==> flow/design.v <==
module vedic_mult8_reg (
  input  wire        clk,
  input  wire [7:0]  a,
  input  wire [7:0]  b,
  output reg  [15:0] p
);
  reg  [7:0]  a_q, b_q;
  wire [15:0] prod;
  bit_8_vedic u_mult (.in1(a_q), .in2(b_q), .out(prod));
  always @(posedge clk) begin
    a_q <= a;
    b_q <= b;
    p   <= prod;
  end
endmodule

`timescale 1ns / 1ps
module bit_2_vedic(in1,in2,out);
input [1:0] in1,in2;
output [3:0] out;
wire pp1,pp2,pp3,pp4;
assign pp1=in1[0]&in2[0];
assign pp2=in1[1]&in2[0];
assign pp3=in1[0]&in2[1];
assign pp4=in1[1]&in2[1];
assign out=pp1+{pp2,1'b0}+{pp3,1'b0}+{pp4,2'b00};
endmodule
`timescale 1ns / 1ps
module bit_4_vedic(in1,in2,out);
input [3:0] in1,in2;
output [7:0] out;
wire [3:0] pp1,pp2,pp3,pp4;
bit_2_vedic b1(in1[1:0],in2[1:0],pp1);
bit_2_vedic b2(in1[1:0],in2[3:2],pp2);
bit_2_vedic b3(in1[3:2],in2[1:0],pp3);
bit_2_vedic b4(in1[3:2],in2[3:2],pp4);
assign out=pp1+{pp2,2'b00}+{pp3,2'b00}+{pp4,4'b0000};
endmodule
`timescale 1ns / 1ps
module bit_8_vedic(in1,in2,out);
input [7:0] in1,in2;
output [15:0] out;
wire [7:0] pp1,pp2,pp3,pp4;
bit_4_vedic a1(in1[3:0],in2[3:0],pp1);
bit_4_vedic a2(in1[3:0],in2[7:4],pp2);
bit_4_vedic a3(in1[7:4],in2[3:0],pp3);
bit_4_vedic a4(in1[7:4],in2[7:4],pp4);
assign out=pp1+{pp2,4'b0000}+{pp3,4'b0000}+{pp4,8'b00000000};
endmodule
clock: 3.42 ns
lec_check: 0
abc_area: 0
cap_margin: 35
core_margin: 7
core_utilization: 53
cts_cluster_diameter: 331
cts_cluster_size: 100
gpl_routability_driven: 1
gpl_timing_driven: 0
setup_slack_margin: 0.88
slew_margin: 20
tns_end_percent: 35
run.sh (not shown) runs the stock make flow with config.mk's settings and CLKGATE_MAP_FILE=.
The baseline completed, yet does not pass: setup timing.
Change:
ABC_AREA = default   (was 0)
CAP_MARGIN = 20   (was 35)
CORE_MARGIN = 2   (was 7)
CORE_UTILIZATION = 65   (was 53)
CTS_CLUSTER_DIAMETER = default   (was 331)
CTS_CLUSTER_SIZE = default   (was 100)
GPL_ROUTABILITY_DRIVEN = default   (was 1)
GPL_TIMING_DRIVEN = default   (was 0)
SETUP_SLACK_MARGIN = default   (was 0.88)
TNS_END_PERCENT = default   (was 35)
clock period = 2.54 ns   (was 3.42 ns; I/O delays follow)
Result:
- The new run stopped in global routing (5_1_grt)
- die size drops by 35%
- synthesized area stays the same
- synthesized cell count is unchanged
Change:
CAP_MARGIN = 5   (was 20)
CORE_UTILIZATION = 72   (was 65)
CTS_CLUSTER_SIZE = 15   (was default)
clock period = 2.87 ns   (was 2.54 ns; I/O delays follow)
Outcome: Now the flow ended with an error in detailed placement (3_5_place_dp). Synthesized area is unchanged. Synthesized cell count does not change. Die area shrinks by 9.2%.
Change:
CAP_MARGIN = 20   (was 5)
CORE_UTILIZATION = 62   (was 72)
CTS_CLUSTER_SIZE = default   (was 15)
clock period = 4.58 ns   (was 2.87 ns; I/O delays follow)
After rerunning: The new run completed, yet does not pass: setup timing; synthesized area does not change; die area went up by about a fifth; synthesized cell count is unchanged.


## run 1
// vedic_mult8_reg: RTL as listed in full above, without the edits since
make LEC_CHECK=0 CAP_MARGIN=35 CORE_MARGIN=2 CORE_UTILIZATION=72 CTS_CLUSTER_DIAMETER=217 CTS_CLUSTER_SIZE=40 GPL_ROUTABILITY_DRIVEN=1 GPL_TIMING_DRIVEN=1 HOLD_SLACK_MARGIN=0.04 SETUP_SLACK_MARGIN=-0.09 SLEW_MARGIN=20 finish   # period 1.97 ns
For run 1, the flow was terminated by a tool error in detailed placement and produced no final design.
Relative to run 1, the following input files were edited for run 2:
Settings: a change of CORE_UTILIZATION from 72 to 68; a change of CTS_CLUSTER_DIAMETER from 217 to 85; a change of HOLD_SLACK_MARGIN from 0.04 to -0.06; a deleted CTS_CLUSTER_SIZE that had been 40; a change of the clock period (ns, I/O delays scaled along) from 1.97 to 4.68.
## What came out
The remaining runs in run 1 and run 2 completed every stage, whereas run 1 halted early. Run 1 failed in detailed placement with DPL-0033. [flow] run 2 | stages: complete | final checks: fail | reason: setup timing. Compared with run 1, area of the core in run 2 increased by a little under 10%. As far as synthesized area goes, run 1 and run 2 are indistinguishable; the numbers are identical. Post-synth area from yosys stat: run 1 vs run 2 — no meaningful difference. Sequential-to-total area share from yosys stat: run 1 vs run 2 — no meaningful difference. Run 2 against run 1; vertical extent of the die is up by a few percent. In terms of parity-gate share of the synthesized area counting xor and xnor cells, run 1 and run 2 differ only marginally. | routability congestion estimate from global placement | lower: run 1 |. Taking run 1 as the reference, in run 2 total die size grew by 280 um2; synthesized cell count held steady. Compared with run 1, row count in run 2 increased by a few percent.
> inputs changed (run 2 -> run 3)
Settings: SETUP_SLACK_MARGIN changed from -0.09 to -0.32; GPL_ROUTABILITY_DRIVEN removed (was 1); CTS_CLUSTER_DIAMETER removed (was 85); CAP_MARGIN changed from 35 to 20; GPL_TIMING_DRIVEN removed (was 1); HOLD_SLACK_MARGIN removed (was -0.06); the clock period (ns, I/O delays scaled along) changed from 4.68 to 4.7.
Notes after the runs:
To summarise run 3: no stage aborted, but the layout did not pass its checks, failing on setup timing.
Utilization run 2 -> run 3: down
Going from run 2 to run 3, clock network power went up, final instance count without filler cells saw a decrease, number of gates on the worst path with buffers counted fell by 2.
Worst setup slack: higher on run 3
### run 3 -> run 4
Settings: clearing SETUP_SLACK_MARGIN, which used to be -0.32; putting CTS_CLUSTER_SIZE at 15 where nothing was set; swapping 20 for 10 in CAP_MARGIN; swapping 68 for 72 in CORE_UTILIZATION; swapping 4.7 for 2.54 in the clock period (ns, I/O delays scaled along).
[summary]
Diff run 3 -> run 4: row count shrank by 1, count of flip-flops with a built-in enable after synthesis held steady. Taking run 3 as the reference, in run 4 effective utilization at floorplan picked up an extra 4.9 points, area enclosed by the die boundary lost about 5%, die width lost about 2.7%, overall die height lost 2.7%, Yosys chip area neither gained nor lost much. Of the runs run 4 and run 3, none of them finished clean. | run 3 | all stages done | FAIL | setup timing |.
Input-level comparison between run 5 and run 4:
Settings: CTS_CLUSTER_DIAMETER now 371, previously not set; CTS_CLUSTER_SIZE now 98, was 15; CAP_MARGIN now 20, was 10; ABC_AREA now 1, previously not set; the clock period (ns, I/O delays scaled along) now 5.01, was 2.54.
Results
- Run 5: done, clean on timing, DRC and antenna
- The sequential share of the synthesized area number comes out lower for run 5 vs run 4.
- Going from run 4 to run 5, standard cell core area rose 7.0%, die size increased about 5.5%.


RTL: the design.v shown in full above, as it stands there.
export LEC_CHECK = 0
export ABC_AREA = 1
export CAP_MARGIN = 0
export CORE_MARGIN = 7
export CORE_UTILIZATION = 53
export CTS_CLUSTER_DIAMETER = 331
export CTS_CLUSTER_SIZE = 100
export GPL_ROUTABILITY_DRIVEN = 1
export GPL_TIMING_DRIVEN = 0
export SETUP_SLACK_MARGIN = -0.34
export SLEW_MARGIN = 20
export TNS_END_PERCENT = 35
create_clock -name core_clock -period 3.42 [get_ports {clk}]
The starting point finished but fails on setup timing.
Change:
ABC_AREA = not set   (was 1)
CAP_MARGIN = 20   (was 0)
CORE_MARGIN = 2   (was 7)
CORE_UTILIZATION = 40   (was 53)
CTS_CLUSTER_DIAMETER = not set   (was 331)
CTS_CLUSTER_SIZE = not set   (was 100)
GPL_ROUTABILITY_DRIVEN = not set   (was 1)
GPL_TIMING_DRIVEN = not set   (was 0)
SETUP_SLACK_MARGIN = not set   (was -0.34)
TNS_END_PERCENT = not set   (was 35)
clock period = 5.1 ns   (was 3.42 ns; I/O delays follow)
=> This time the run passed the timing, design-rule and antenna checks. Core utilization goes down by 17 points. Worst setup slack is better by 1.4 ns. Wire length goes down by a few percent. Clock-buffer cell count goes down by 1. Die area goes down slightly.
Change:
ABC_AREA = 1   (was not set)
CELL_PAD_IN_SITES_GLOBAL_PLACEMENT = 3   (was not set)
CORE_ASPECT_RATIO = 0.5   (was not set)
CTS_CLUSTER_DIAMETER = 310   (was not set)
CTS_CLUSTER_SIZE = 87   (was not set)
HOLD_SLACK_MARGIN = 0.3   (was not set)
PLACE_DENSITY_LB_ADDON = 0.01   (was not set)
SETUP_SLACK_MARGIN = -0.26   (was not set)
TNS_END_PERCENT = 5   (was not set)
The new run ran to the end with no violations.
Worst setup slack is worse by 0.091 ns.
Die size rose by 6.1%.
Via count rose by 10%.
Wire length rose by 7.4%.
Critical path depth rose by 5.
Sequential power rose by about 1%.
Change:
ABC_AREA = 0   (was 1)
CELL_PAD_IN_SITES_GLOBAL_PLACEMENT = not set   (was 3)
CORE_ASPECT_RATIO = not set   (was 0.5)
CTS_CLUSTER_DIAMETER = not set   (was 310)
CTS_CLUSTER_SIZE = not set   (was 87)
GPL_ROUTABILITY_DRIVEN = 0   (was not set)
GPL_TIMING_DRIVEN = 1   (was not set)
HOLD_SLACK_MARGIN = -0.03   (was 0.3)
PLACE_DENSITY_LB_ADDON = not set   (was 0.01)
SETUP_SLACK_MARGIN = not set   (was -0.26)
TNS_END_PERCENT = not set   (was 5)
Effect: Global-route usage is lower by 0.16 points; synthesized area is lower by a few percent; register-to-register slack gets better by 0.09 ns; cell area is higher by a few percent; wire length is lower by a few percent; core utilization is higher by 3.5 points; sequential share of layout area is lower by 0.23 points; via count is lower by roughly a tenth; maximum frequency is higher slightly; worst hold slack gets better by 0.021 ns.


// vedic_mult8_reg: RTL as listed in full above, without the edits since
Settings: LEC_CHECK=0, ABC_AREA=0, CAP_MARGIN=35, CORE_MARGIN=7, CORE_UTILIZATION=53, CTS_CLUSTER_DIAMETER=331, CTS_CLUSTER_SIZE=100, GPL_ROUTABILITY_DRIVEN=1, GPL_TIMING_DRIVEN=1, SLEW_MARGIN=20, TNS_END_PERCENT=35; clock period 3.42 ns.
The first run produced a layout that fails on setup timing.
Change:
- ABC_AREA: 0 -> 1
- CORE_UTILIZATION: 53 -> 30
- CTS_CLUSTER_DIAMETER: 331 -> 278
=> The new run finished but fails on setup timing; hold slack gets worse by 0.042 ns; area after synthesis climbs by 5.9%; routed wire length climbs by 4.0%; fmax climbs by 5.3%; sequential share of layout area drops by 1.0 points; worst setup slack gets better by 0.25 ns; final area climbs by 7.3%; synthesized cell count climbs by 31%; clock power climbs by 8.0%; combinational power climbs by about 3%; cell count climbs by 32%.
Change:
- ABC_AREA: 1 -> not set
- CORE_MARGIN: 7 -> 2
- CORE_UTILIZATION: 30 -> 17
- CTS_CLUSTER_SIZE: 100 -> not set
- GPL_TIMING_DRIVEN: 1 -> 0
- HOLD_SLACK_MARGIN: not set -> 0.04
- SETUP_SLACK_MARGIN: not set -> -0.11
- TNS_END_PERCENT: 35 -> not set
After rerunning: The new run finished with setup timing left. Total power rises by 7.7%. Wire length went down by 3.6%. Cell count falls by 4.3%. Clock skew grows by 0.0048 ns. Setup slack got worse by 0.23 ns. Die size is higher by 38%. Worst hold slack gains 0.026 ns. Final area falls by 0.79%. Core utilization decreases by 18 points. Non-clock buffer count went down by 30. Combinational power increases by about 6%.


// vedic_mult8_reg: RTL as listed in full above, without the edits since
clock: 3.42 ns
lec_check: 0
cap_margin: 15
core_margin: 4
core_utilization: 17
cts_cluster_diameter: 278
gpl_routability_driven: 1
gpl_timing_driven: 0
hold_slack_margin: 0.04
max_routing_layer: met4
slew_margin: 20
The baseline produced a layout that fails on negative setup slack.
Change:
CAP_MARGIN = 20   (was 15)
CORE_MARGIN = 2   (was 4)
CORE_UTILIZATION = 64   (was 17)
CTS_CLUSTER_DIAMETER = unset   (was 278)
GPL_ROUTABILITY_DRIVEN = unset   (was 1)
GPL_TIMING_DRIVEN = unset   (was 0)
HOLD_SLACK_MARGIN = unset   (was 0.04)
MAX_ROUTING_LAYER = unset   (was met4)
clock period = 3.44 ns   (was 3.42 ns; I/O delays follow)
Result: The changed run did not get past global routing. Die size goes down by 74%. Area after synthesis stays the same. Synthesized cell count does not change.
Change:
CORE_UTILIZATION = 68   (was 64)
SETUP_SLACK_MARGIN = -0.31   (was unset)
clock period = 4.66 ns   (was 3.44 ns; I/O delays follow)
With this change the flow produced a layout that fails on negative setup slack.
Synthesized cell count stays the same.
Die area drops by 5.6%.
Area after synthesis does not change.
Change:
CORE_UTILIZATION = 40   (was 68)
SETUP_SLACK_MARGIN = unset   (was -0.31)
clock period = 4.95 ns   (was 4.66 ns; I/O delays follow)
Outcome: This time the run completed with no timing, DRC or antenna violations. Clock power came out lower by about 5%. Wire length came out lower by about 25%. Die area came out higher by 66%.


RTL: the design.v shown in full above, as it stands there.
clock: 2.9 ns
lec_check: 0
abc_area: 1
cap_margin: 40
core_aspect_ratio: 0.68
core_margin: 2
core_utilization: 72
cts_cluster_diameter: 374
cts_cluster_size: 99
hold_slack_margin: -0.08
place_density: 0.38
setup_slack_margin: 0.23
slew_margin: 20
tns_end_percent: 15
The baseline never finished: it broke off in clock tree synthesis (4_1_cts) on DPL-0038.
Change:
- CAP_MARGIN: 40 -> 35
- CORE_ASPECT_RATIO: 0.68 -> default
- CORE_UTILIZATION: 72 -> 66
- CTS_CLUSTER_DIAMETER: 374 -> default
- CTS_CLUSTER_SIZE: 99 -> default
- HOLD_SLACK_MARGIN: -0.08 -> default
- PLACE_DENSITY: 0.38 -> default
- SETUP_SLACK_MARGIN: 0.23 -> -0.32
- TNS_END_PERCENT: 15 -> default
- clock period: 2.9 -> 4.4 ns (I/O delays scaled with it)
With this change the flow ran to the end with violations: negative setup slack.
Area after synthesis is unchanged.
Synthesized cell count stays the same.
Die size climbs by a little under a tenth.


== zinc ==
Starts from the design.v that is shown in full above.
clock: 4.99 ns
lec_check: 0
cap_margin: 20
core_margin: 2
core_utilization: 40
max_routing_layer: met4
min_routing_layer: met2
slew_margin: 20
tns_end_percent: 45
For delta, these inputs were changed with respect to zinc:
- GPL_TIMING_DRIVEN: unset -> 0
- MAX_ROUTING_LAYER: met4 -> unset
- ABC_AREA: unset -> 1
- MIN_ROUTING_LAYER: met2 -> unset
- TNS_END_PERCENT: 45 -> unset
- GPL_ROUTABILITY_DRIVEN: unset -> 0
- the clock period (ns, I/O delays scaled along): 4.99 -> 5.1
Findings:
- Compared with zinc, delta shows a cell count that is 83 higher.
- Share of synthesized cell area in and, or, nand and nor gates in delta is 1.2 points above zinc.
- Power density relative to cell area shrinks by more than 10% when moving from zinc to delta.
- Comparing delta and zinc, number of buffers other than clock buffers in the final layout is higher on zinc.
- Final worst-path cycle share in delta vs zinc: down 3.1 points
--- input diff delta..amber ---
- putting CTS_CLUSTER_SIZE at 87 where nothing was set
- putting PLACE_DENSITY at 0.37 where nothing was set
- putting CORE_ASPECT_RATIO at 0.5 where nothing was set
- clearing GPL_ROUTABILITY_DRIVEN, which used to be 0
- clearing GPL_TIMING_DRIVEN, which used to be 0
- putting TNS_END_PERCENT at 5 where nothing was set
- putting CTS_CLUSTER_DIAMETER at 310 where nothing was set
==> results <==
- Non-clock buffer count, delta and amber, higher one = delta.
- STATUS detailed-route via count: amber wins against delta
- Total routing usage reported by global routing in amber vs delta: up 1.3 points
- The combinational cell area excluding buffers and inverters of amber and that of delta are within noise of each other.
> inputs changed (amber -> garnet)
- a deleted CORE_ASPECT_RATIO that had been 0.5
- a change of CTS_CLUSTER_DIAMETER from 310 to 311
- a deleted PLACE_DENSITY that had been 0.37
- a deleted CTS_CLUSTER_SIZE that had been 87
- an added GPL_TIMING_DRIVEN of 1
- an added PLACE_DENSITY_LB_ADDON of 0.22
- a change of TNS_END_PERCENT from 5 to 80
- an added MIN_ROUTING_LAYER of met1
- a change of CORE_MARGIN from 2 to 9
- an added HOLD_SLACK_MARGIN of -0.03
- an added GPL_ROUTABILITY_DRIVEN of 0
- a change of SLEW_MARGIN from 20 to 0
### Flow results
- Final-layout worst hold slack of amber is on par with garnet.
- Fraction of area in multi-input gates (garnet over amber): increase, 0.54 points
- In the flow results for amber and garnet, the global routing met3 resource utilization is larger on amber.
- The global-route usage number comes out lower for garnet vs amber.
- Compared with amber, in garnet via total after detailed routing went up by 0.56%; clock-cell share of area decreased 1.3 points; final worst setup slack has increased.
- Between amber and garnet, the fmax figures differ only marginally.
- Register-to-register slack: garnet vs amber — no meaningful difference
Setup changes, garnet to yarrow
- removing MIN_ROUTING_LAYER (formerly met1)
- changing SLEW_MARGIN from 0 to 20
- setting CELL_PAD_IN_SITES_GLOBAL_PLACEMENT to 0 for the first time
- setting SETUP_SLACK_MARGIN to -0.5 for the first time
- changing PLACE_DENSITY_LB_ADDON from 0.22 to 0.01
- changing CTS_CLUSTER_DIAMETER from 311 to 310
- changing CORE_MARGIN from 9 to 2
- changing TNS_END_PERCENT from 80 to 5
- removing GPL_TIMING_DRIVEN (formerly 1)
- changing HOLD_SLACK_MARGIN from -0.03 to 0.3
- setting CTS_CLUSTER_SIZE to 87 for the first time
- removing GPL_ROUTABILITY_DRIVEN (formerly 0)
- setting CORE_ASPECT_RATIO to 0.5 for the first time
--- outcome ---
yarrow: relative contribution of combinational cells to total power 4.8 points below garnet
According to the power report, total power for yarrow is lower than for garnet.
The run showing the greater period utilization is yarrow.
Sort yarrow and garnet by minimum setup slack in the final design, ascending, and yarrow comes first.
When the final numbers for yarrow and garnet were put side by side, the row count turned out to be smaller in yarrow.
Compared to garnet, yarrow has total power density per cell area 1.5 nW/um^2 lower.
yarrow ended up with a lower clock tree skew after final layout than garnet did.
yarrow: done, clean on timing, DRC and antenna
[compare] base=garnet new=yarrow: area of all placed cells without fillers fell about 1.5%, area of the placeable core fell 130 um^2, count of state elements after synthesis about even.
Switching part of the total power (lower): yarrow
What onyx does differently from yarrow at the input level:
- putting GPL_ROUTABILITY_DRIVEN at 0 where nothing was set
- swapping 0.3 for -0.03 in HOLD_SLACK_MARGIN
- swapping 2 for 9 in CORE_MARGIN
- putting GPL_TIMING_DRIVEN at 1 where nothing was set
- swapping 5 for 80 in TNS_END_PERCENT
- swapping 310 for 311 in CTS_CLUSTER_DIAMETER
- clearing SETUP_SLACK_MARGIN, which used to be -0.5
- clearing CTS_CLUSTER_SIZE, which used to be 87
- putting MIN_ROUTING_LAYER at met2 where nothing was set
- clearing CELL_PAD_IN_SITES_GLOBAL_PLACEMENT, which used to be 0
- clearing PLACE_DENSITY_LB_ADDON, which used to be 0.01
- clearing CORE_ASPECT_RATIO, which used to be 0.5
Results
| via count of the routed design | onyx vs yarrow | worse |. Against yarrow, critical path depth in onyx fell by a few percent. Design area in onyx is 100 um^2 higher than in yarrow. Compared to yarrow, onyx shows a wider setup margin. onyx vs yarrow — full die area climbed by more than a quarter. Comparing onyx and yarrow, the lower combinational share of cell area was measured on yarrow. onyx vs. yarrow: area after synthesis did not really move, routed wire length saw an increase, arrival time of data at the critical path endpoint went down by 0.10 ns.
Power is estimated from default activity; no workload was simulated.
